## SVD
module SVD (
    clk,
    rst,
    we,
    oe,
    data_i,
    element_sel,
    ready,
    data_o_UV,
    data_o_S
);
For scale: roughly 220 flip-flops, about 27 I/O pins, roughly 52,000 um^2 of cells after synthesis.
Settings: LEC_CHECK=0, CAP_MARGIN=20, CORE_MARGIN=2, CORE_UTILIZATION=72, CTS_CLUSTER_SIZE=50, PLACE_DENSITY_LB_ADDON=0.0, SETUP_SLACK_MARGIN=0.35, SLEW_MARGIN=20, TNS_END_PERCENT=55; clock period 5.79 ns.
run.sh (not shown) runs the stock make flow with config.mk's settings and CLKGATE_MAP_FILE=.
The first run finished but fails on setup timing.
==> next run, changes <==
- CORE_UTILIZATION: 72 -> 40
- CTS_CLUSTER_SIZE: 50 -> unset
- PLACE_DENSITY_LB_ADDON: 0.0 -> unset
- SETUP_SLACK_MARGIN: 0.35 -> 0.25
- TNS_END_PERCENT: 55 -> unset
- clock period: 5.79 -> 7.48 ns (I/O delays scaled with it)
Outcome: This time the run passed the timing, DRC and antenna checks; global-route usage went down by 21 points; register-to-register slack improved by 0.70 ns; area after synthesis stays the same; count of clock-buffer cells in the layout went down by 10; die area went up by 79%; wire length went down by 2.0%; critical path depth went down by 5; via count went down by 7.8%; clock skew went down by 0.0071 ns; setup slack improved by 0.70 ns.
==> next run, changes <==
- CORE_UTILIZATION: 40 -> 72
- SETUP_SLACK_MARGIN: 0.25 -> 0.85
- clock period: 7.48 -> 7.74 ns (I/O delays scaled with it)
- global-route usage rose by 19 points
- sequential cell count does not change
- worst setup slack improved by 0.54 ns
- cell area fell by 1.6%
- register-to-register slack improved by 0.54 ns
- routed wire length fell by about 2.4%
- via count rose by about 3.6%
==> next run, changes <==
- CORE_UTILIZATION: 72 -> 68
- SETUP_SLACK_MARGIN: 0.85 -> unset
- clock period: 7.74 -> 12.6 ns (I/O delays scaled with it)
First-iteration DRC count rises by 3.4%; clock-buffer cell count falls by 2; setup slack is better by 2.5 ns; via count falls by 2.2%.
==> next run, changes <==
- CORE_UTILIZATION: 68 -> 49
- clock period: 12.6 -> 7.48 ns (I/O delays scaled with it)
Worst hold slack gets worse by 0.0039 ns.
Via count falls slightly.
Synthesized cell count stays the same.
Clock-buffer cell count is unchanged.
Cell area grows by a few percent.

========
Setup of job 4826:
SVD again, from the RTL that the note above started with.
export LEC_CHECK = 0
export CAP_MARGIN = 0
export CORE_ASPECT_RATIO = 0.97
export CORE_MARGIN = 2
export CORE_UTILIZATION = 43
export CTS_CLUSTER_DIAMETER = 248
export GPL_ROUTABILITY_DRIVEN = 0
export SETUP_SLACK_MARGIN = 1.71
export SLEW_MARGIN = 20
create_clock -name core_clock -period 11.6 [get_ports {clk}]
The inputs of job 3541 differ from those of job 4826 as listed below.
==> flow/config.mk <==
export PLATFORM = sky130hd
export DESIGN_NAME = SVD
export DESIGN_NICKNAME = SVD
export VERILOG_FILES = /design/flow/design.v
export SDC_FILE = /design/flow/constraint.sdc
export NUM_CORES = 4
export LEC_CHECK = 0
export CAP_MARGIN = 20
export CORE_MARGIN = 2
export CORE_UTILIZATION = 72
export PLACE_DENSITY = 0.67
export SETUP_SLACK_MARGIN = -0.3
export SLEW_MARGIN = 20
==> flow/constraint.sdc <==
create_clock -name core_clock -period 5.46 [get_ports {clk}]
set_input_delay 1.0920 -clock core_clock [delete_from_list [all_inputs] [get_ports {clk}]]
set_output_delay 1.0920 -clock core_clock [all_outputs]
set_load 0.01 [all_outputs]
### Flow results
Of job 4826 and job 3541, just one finished clean: job 4826.
Row count (job 3541 vs. job 4826) decreases by more than 10%
Combinational share of cell area, job 4826 and job 3541: higher on job 4826
Compared with job 4826, in job 3541 path length in cells of the critical path went up 15, placement-stage cell area +about 8%, setup slack decreased by 3.96 ns relative to the old numbers.
Job 3541 vs. job 4826: global-route wire length before repair went up by 6.5%.
### job 3541 -> job 8784
diff --git a/flow/config.mk b/flow/config.mk
--- a/flow/config.mk
+++ b/flow/config.mk
@@ -8,6 +8,4 @@
 export CAP_MARGIN = 20
 export CORE_MARGIN = 2
-export CORE_UTILIZATION = 72
-export PLACE_DENSITY = 0.67
-export SETUP_SLACK_MARGIN = -0.3
+export CORE_UTILIZATION = 40
 export SLEW_MARGIN = 20
==> flow/constraint.sdc <==
create_clock -name core_clock -period 7.2 [get_ports {clk}]
set_input_delay 1.4400 -clock core_clock [delete_from_list [all_inputs] [get_ports {clk}]]
set_output_delay 1.4400 -clock core_clock [all_outputs]
set_load 0.01 [all_outputs]
Results
- Both conditions hold for job 8784: the flow ran to the end and the final layout passed the timing, DRC and antenna checks.
- | met2 wire length | job 3541 vs job 8784 | ≈ equal |
- Diff job 3541..job 8784 | count of distinct cell types in the synthesized netlist | unchanged
- Note that the logic depth of the worst setup path including buffers recorded for job 8784 amounts to 0.917 times the value seen in job 3541.
- Summary of the comparison: worst-case headroom to the max-slew limit is higher in job 8784, relative to job 3541.
- Job 8784 against job 3541: die size shows an increase of 79%, setup slack shows an increase of 0.82 ns, hold slack shows an increase of 0.10 ns, final critical path time including I/O delays and setup shows an increase of 0.92 ns.
- Job 3541 reports its critical path launch point as i_count[1] while job 8784 reports i_count[0].
- Antenna diode count: job 8784 vs job 3541 down 7
For job 7649, these inputs were changed with respect to job 8784:
diff --git a/flow/config.mk b/flow/config.mk
--- a/flow/config.mk
+++ b/flow/config.mk
@@ -6,6 +6,8 @@
 export NUM_CORES = 4
 export LEC_CHECK = 0
-export CAP_MARGIN = 20
+export CAP_MARGIN = 40
 export CORE_MARGIN = 2
-export CORE_UTILIZATION = 40
+export CORE_UTILIZATION = 72
+export PLACE_DENSITY_LB_ADDON = 0.0
 export SLEW_MARGIN = 20
+export TNS_END_PERCENT = 5
==> flow/constraint.sdc <==
create_clock -name core_clock -period 5.62 [get_ports {clk}]
set_input_delay 1.1240 -clock core_clock [delete_from_list [all_inputs] [get_ports {clk}]]
set_output_delay 1.1240 -clock core_clock [all_outputs]
set_load 0.01 [all_outputs]
- The flow for job 7649 finished, though final verification flagged setup timing.
- Taking job 8784 as the reference, in job 7649 wire length up about 9%; design area up about 6.5%; fraction of cell area in non-clock buffers up 6.3 points; final period utilization up 10 points.
Relative to job 7649, the following input files were edited for job 1119:
diff --git a/flow/config.mk b/flow/config.mk
--- a/flow/config.mk
+++ b/flow/config.mk
@@ -6,8 +6,7 @@
 export NUM_CORES = 4
 export LEC_CHECK = 0
-export CAP_MARGIN = 40
+export CAP_MARGIN = 20
 export CORE_MARGIN = 2
 export CORE_UTILIZATION = 72
 export PLACE_DENSITY_LB_ADDON = 0.0
 export SLEW_MARGIN = 20
-export TNS_END_PERCENT = 5
==> flow/constraint.sdc <==
create_clock -name core_clock -period 5.79 [get_ports {clk}]
set_input_delay 1.1580 -clock core_clock [delete_from_list [all_inputs] [get_ports {clk}]]
set_output_delay 1.1580 -clock core_clock [all_outputs]
set_load 0.01 [all_outputs]
## What came out
In job 1119 the implementation completed, yet the final layout does not meet the checks, the culprit being setup timing. Finished, but not clean: job 7649, with setup timing. Area of placed instances on job 1119 is down relative to job 7649. Wire length in job 1119 is about 7% lower than in job 7649. Per the comparison of job 1119 with job 7649, wire length of the first global-routing pass fell 5.5%; post-placement setup slack increased 0.17 ns; area added between synthesis and finish saw a decrease; number of cells traversed by the worst register-to-register path fell by 3.7%. From job 7649 to job 1119 the numbers moved as follows: weighted congestion at the end of routability-driven global placement held, latest clock arrival within the worst-skew pair held, non-clock buffer count went down 34%.

========
v52:
Starting RTL as in the previous note.
==> flow/config.mk <==
export PLATFORM = sky130hd
export DESIGN_NAME = SVD
export DESIGN_NICKNAME = SVD
export VERILOG_FILES = /design/flow/design.v
export SDC_FILE = /design/flow/constraint.sdc
export NUM_CORES = 4
export LEC_CHECK = 0
export CAP_MARGIN = 20
export CORE_ASPECT_RATIO = 0.92
export CORE_MARGIN = 2
export CORE_UTILIZATION = 72
export CTS_CLUSTER_SIZE = 46
export HOLD_SLACK_MARGIN = 0.28
export PLACE_DENSITY_LB_ADDON = 0.0
export SETUP_SLACK_MARGIN = -0.48
export SLEW_MARGIN = 40
==> flow/constraint.sdc <==
create_clock -name core_clock -period 4.95 [get_ports {clk}]
set_input_delay 0.9900 -clock core_clock [delete_from_list [all_inputs] [get_ports {clk}]]
set_output_delay 0.9900 -clock core_clock [all_outputs]
set_load 0.01 [all_outputs]
Tool error ODB-0269 stopped v52 during 5_1_grt; no final results.
### v52 -> v6
# v52
export LEC_CHECK = 0
export CAP_MARGIN = 20
export CORE_ASPECT_RATIO = 0.92
export CORE_MARGIN = 2
export CORE_UTILIZATION = 72
export CTS_CLUSTER_SIZE = 46
export HOLD_SLACK_MARGIN = 0.28
export PLACE_DENSITY_LB_ADDON = 0.0
export SETUP_SLACK_MARGIN = -0.48
export SLEW_MARGIN = 40
create_clock -name core_clock -period 4.95 [get_ports {clk}]
# v6
export LEC_CHECK = 0
export CAP_MARGIN = 20
export CORE_MARGIN = 2
export CORE_UTILIZATION = 40
export SLEW_MARGIN = 20
create_clock -name core_clock -period 7.48 [get_ports {clk}]
Every stage of the flow completed for v6, and the final layout passed the timing, DRC and antenna checks. Total of hold buffers inserted after clock tree synthesis | v6 below v52. Routability congestion estimate: higher on v52. v6 vs v52, placed instance count went down by 129.
Here is what was changed in the inputs of v49 compared with v6.
# v6
export LEC_CHECK = 0
export CAP_MARGIN = 20
export CORE_MARGIN = 2
export CORE_UTILIZATION = 40
export SLEW_MARGIN = 20
create_clock -name core_clock -period 7.48 [get_ports {clk}]
# v49
export LEC_CHECK = 0
export CAP_MARGIN = 20
export CORE_MARGIN = 2
export CORE_UTILIZATION = 40
export CTS_CLUSTER_DIAMETER = 242
export GPL_ROUTABILITY_DRIVEN = 0
export GPL_TIMING_DRIVEN = 0
export HOLD_SLACK_MARGIN = 0.09
export PLACE_DENSITY_LB_ADDON = 0.13
export SLEW_MARGIN = 20
create_clock -name core_clock -period 7.67 [get_ports {clk}]
Findings:
v49: all stages done; final checks FAILED (negative setup slack).
v49 ended up with S[2][16] as its source of the critical timing path; v6 ended up with i_count[0].
The clock tree buffer count of the final layout in v49 sits about 2.5% below the value recorded for v6.
Diff v49..v6 | flip-flop count | unchanged
Going from v6 to v49, critical path required time up 210 ps; number of clock sinks seen by CTS essentially unchanged.
Modified inputs, v23 compared to v49
# v49
export LEC_CHECK = 0
export CAP_MARGIN = 20
export CORE_MARGIN = 2
export CORE_UTILIZATION = 40
export CTS_CLUSTER_DIAMETER = 242
export GPL_ROUTABILITY_DRIVEN = 0
export GPL_TIMING_DRIVEN = 0
export HOLD_SLACK_MARGIN = 0.09
export PLACE_DENSITY_LB_ADDON = 0.13
export SLEW_MARGIN = 20
create_clock -name core_clock -period 7.67 [get_ports {clk}]
# v23
export LEC_CHECK = 0
export CAP_MARGIN = 40
export CORE_MARGIN = 2
export CORE_UTILIZATION = 65
export SLEW_MARGIN = 20
export TNS_END_PERCENT = 5
create_clock -name core_clock -period 4.93 [get_ports {clk}]
## What came out
- In v23 the implementation ran to completion but is not tape-out ready, as the final checks report negative setup slack.
- Summary of the comparison: worst hold margin is lower in v23, relative to v49.
- Peak fanout along the critical path: v23 lower than v49
- v23 vs. v49: number of flip-flops and latches did not really move; number of cells after detailed placement +about 1.8%.
- v23 reports a higher final instance count without filler cells than v49 does.
- The higher post-route cell area came out of v23.
- Re number of synthesized flops with an enable pin: no difference whatsoever between v23 and v49.
- Of the two values seen for source of the critical timing path, i_count[1] was produced by v23 and S[2][16] by v49.
- Cmp v49 and v23 / vias after detailed routing / lower: v49
Input-level comparison between v32 and v23:
# v23
export LEC_CHECK = 0
export CAP_MARGIN = 40
export CORE_MARGIN = 2
export CORE_UTILIZATION = 65
export SLEW_MARGIN = 20
export TNS_END_PERCENT = 5
create_clock -name core_clock -period 4.93 [get_ports {clk}]
# v32
export LEC_CHECK = 0
export ABC_AREA = 1
export CAP_MARGIN = 20
export CORE_MARGIN = 2
export CORE_UTILIZATION = 72
export MAX_ROUTING_LAYER = met4
export PLACE_DENSITY_LB_ADDON = 0.2
export SETUP_SLACK_MARGIN = 1.79
export SLEW_MARGIN = 20
create_clock -name core_clock -period 6.05 [get_ports {clk}]
### Flow results
- Seen in the log of v32: GRT-0232 during 5_1_grt, after which the run never completed.
- v32 has sequential cell area fraction in the yosys report below what v23 had.
- In the reports for v32 and v23, the smaller cell area after placement belongs to v32.
- Measured against v32, the final weighted congestion in routability-driven placement of v23 comes out at 0.852 times the reference value.
- Compared with v23, in v32 adder-cell share of the synthesized area dropped 0.79 points; area of the mapped netlist grew by 2.3%; die size moved down.
- The yosys synthesis chip area number comes out lower for v23 vs v32.
Here is what was changed in the inputs of v21 compared with v32.
# v32
export LEC_CHECK = 0
export ABC_AREA = 1
export CAP_MARGIN = 20
export CORE_MARGIN = 2
export CORE_UTILIZATION = 72
export MAX_ROUTING_LAYER = met4
export PLACE_DENSITY_LB_ADDON = 0.2
export SETUP_SLACK_MARGIN = 1.79
export SLEW_MARGIN = 20
create_clock -name core_clock -period 6.05 [get_ports {clk}]
# v21
export LEC_CHECK = 0
export ABC_AREA = 1
export CAP_MARGIN = 20
export CORE_MARGIN = 2
export CORE_UTILIZATION = 72
export HOLD_SLACK_MARGIN = 0.3
export MAX_ROUTING_LAYER = met4
export PLACE_DENSITY_LB_ADDON = 0.2
export SETUP_SLACK_MARGIN = 1.79
export SLEW_MARGIN = 20
create_clock -name core_clock -period 6.05 [get_ports {clk}]
Comparing v32 against v21, there is no change at all in share of the yosys chip area belonging to registers. Diff v21..v32 | number of buffers between clock root and the deepest sink | unchanged. As far as total half-perimeter wirelength after legalization and detailed placement goes, v21 and v32 are indistinguishable; the numbers are identical. Instance tally after logic synthesis came out exactly the same in v32 and v21. Count of buffers added by post-CTS timing repair for setup: v21 vs v32 identical. v21 never completed, since it errored out during 5_1_grt. Async set or reset register ratio after synthesis came out exactly the same in v32 and v21. Last weighted congestion value of the routability-driven placer came out exactly the same in v32 and v21. Number of flops mapped to enable cells by yosys came out exactly the same in v32 and v21. Compared v21 against v32; area of the chip within noise. Pre-placement core utilization: v32 vs v21 identical. There was hardly any difference in post-synthesis mux area share between v21 and v32.

========
v2:
Starting RTL as in the previous note.
clock: 8.0 ns
lec_check: 0
abc_area: 1
cap_margin: 20
core_aspect_ratio: 0.51
core_margin: 2
core_utilization: 40
cts_cluster_diameter: 164
cts_cluster_size: 31
gpl_routability_driven: 1
min_routing_layer: met2
setup_slack_margin: -0.28
slew_margin: 30
v2 is listed as incomplete: the tool reported an error in global routing (5_1_grt) and the run ended there.
Modified inputs, v36 compared to v2
Settings: removing SETUP_SLACK_MARGIN (formerly -0.28); removing CTS_CLUSTER_SIZE (formerly 31); changing SLEW_MARGIN from 30 to 20; changing CORE_UTILIZATION from 40 to 65; removing MIN_ROUTING_LAYER (formerly met2); changing CTS_CLUSTER_DIAMETER from 164 to 248; removing ABC_AREA (formerly 1); changing CORE_ASPECT_RATIO from 0.51 to 0.97; changing the clock period (ns, I/O delays scaled along) from 8.0 to 6.54.
Notes after the runs:
In the reports for v2 and v36, the larger number of CTS-inserted buffers belongs to v36. Taking v36 as 1.0, v2 lands at 0.79 on synthesized area divided by synthesized cell count. v2 -> v36: synthesized area decreased by a few percent. v36 has completed all stages; timing, DRC and antenna checks passed.
Edits applied to the flow inputs when going from v36 to v12:
Settings: an added PLACE_DENSITY of 0.4; a deleted CTS_CLUSTER_DIAMETER that had been 248; a change of CORE_UTILIZATION from 65 to 72; a deleted GPL_ROUTABILITY_DRIVEN that had been 1; an added SETUP_SLACK_MARGIN of 0.19; a deleted CORE_ASPECT_RATIO that had been 0.97; a change of the clock period (ns, I/O delays scaled along) from 6.54 to 5.0.
## What came out
v36 completed end to end with timing, DRC and antenna clean.
In the summary table, v12 is marked failed, with error GRT-0232 raised in global routing (5_1_grt).
As far as post-synthesis sequential element count goes, v36 and v12 are indistinguishable; the numbers are identical.
The number of buffers created by CTS reported for v12 is smaller than that of v36 by 3.3%.
Delta (v12 minus v36): worst setup slack before clock tree synthesis went down by 0.80 ns, placed cell count went up by 754, number of setup buffers added after CTS went up by 141, cell area after placement went up by 12%, total die size went down by about 10%.
Input-level comparison between v37 and v12:
Settings: CTS_CLUSTER_DIAMETER now 232, previously not set; CORE_UTILIZATION now 71, was 72; ABC_AREA now 1, previously not set; PLACE_DENSITY no longer set, was 0.4; SETUP_SLACK_MARGIN no longer set, was 0.19; PLACE_DENSITY_LB_ADDON now 0.01, previously not set; the clock period (ns, I/O delays scaled along) now 5.14, was 5.0.
[summary]
- From the logs: v37 reached the end of the flow and failed the layout checks with negative setup slack.
- Chip area ended up about 3.7% higher on v37 than on v12.
- Diff v37..v12 | number of flip-flops and latches in the synthesized netlist | unchanged
- v37 against v12; area after synthesis is up by a few percent.
- Taking v37 as 1.0, v12 lands at 6.4 on number of buffers added for setup after CTS.
- The setup slack after placement reported for v37 is greater than that of v12 by 0.66 ns.
- v37 ended with more final weighted congestion in routability-driven placement than v12.
- v37 vs. v12: chip area from the yosys synthesis statistics has increased; net count after synthesis increased by 1,817 relative to the old numbers; simple logic cell fraction of the synthesized area climbed 12 points.
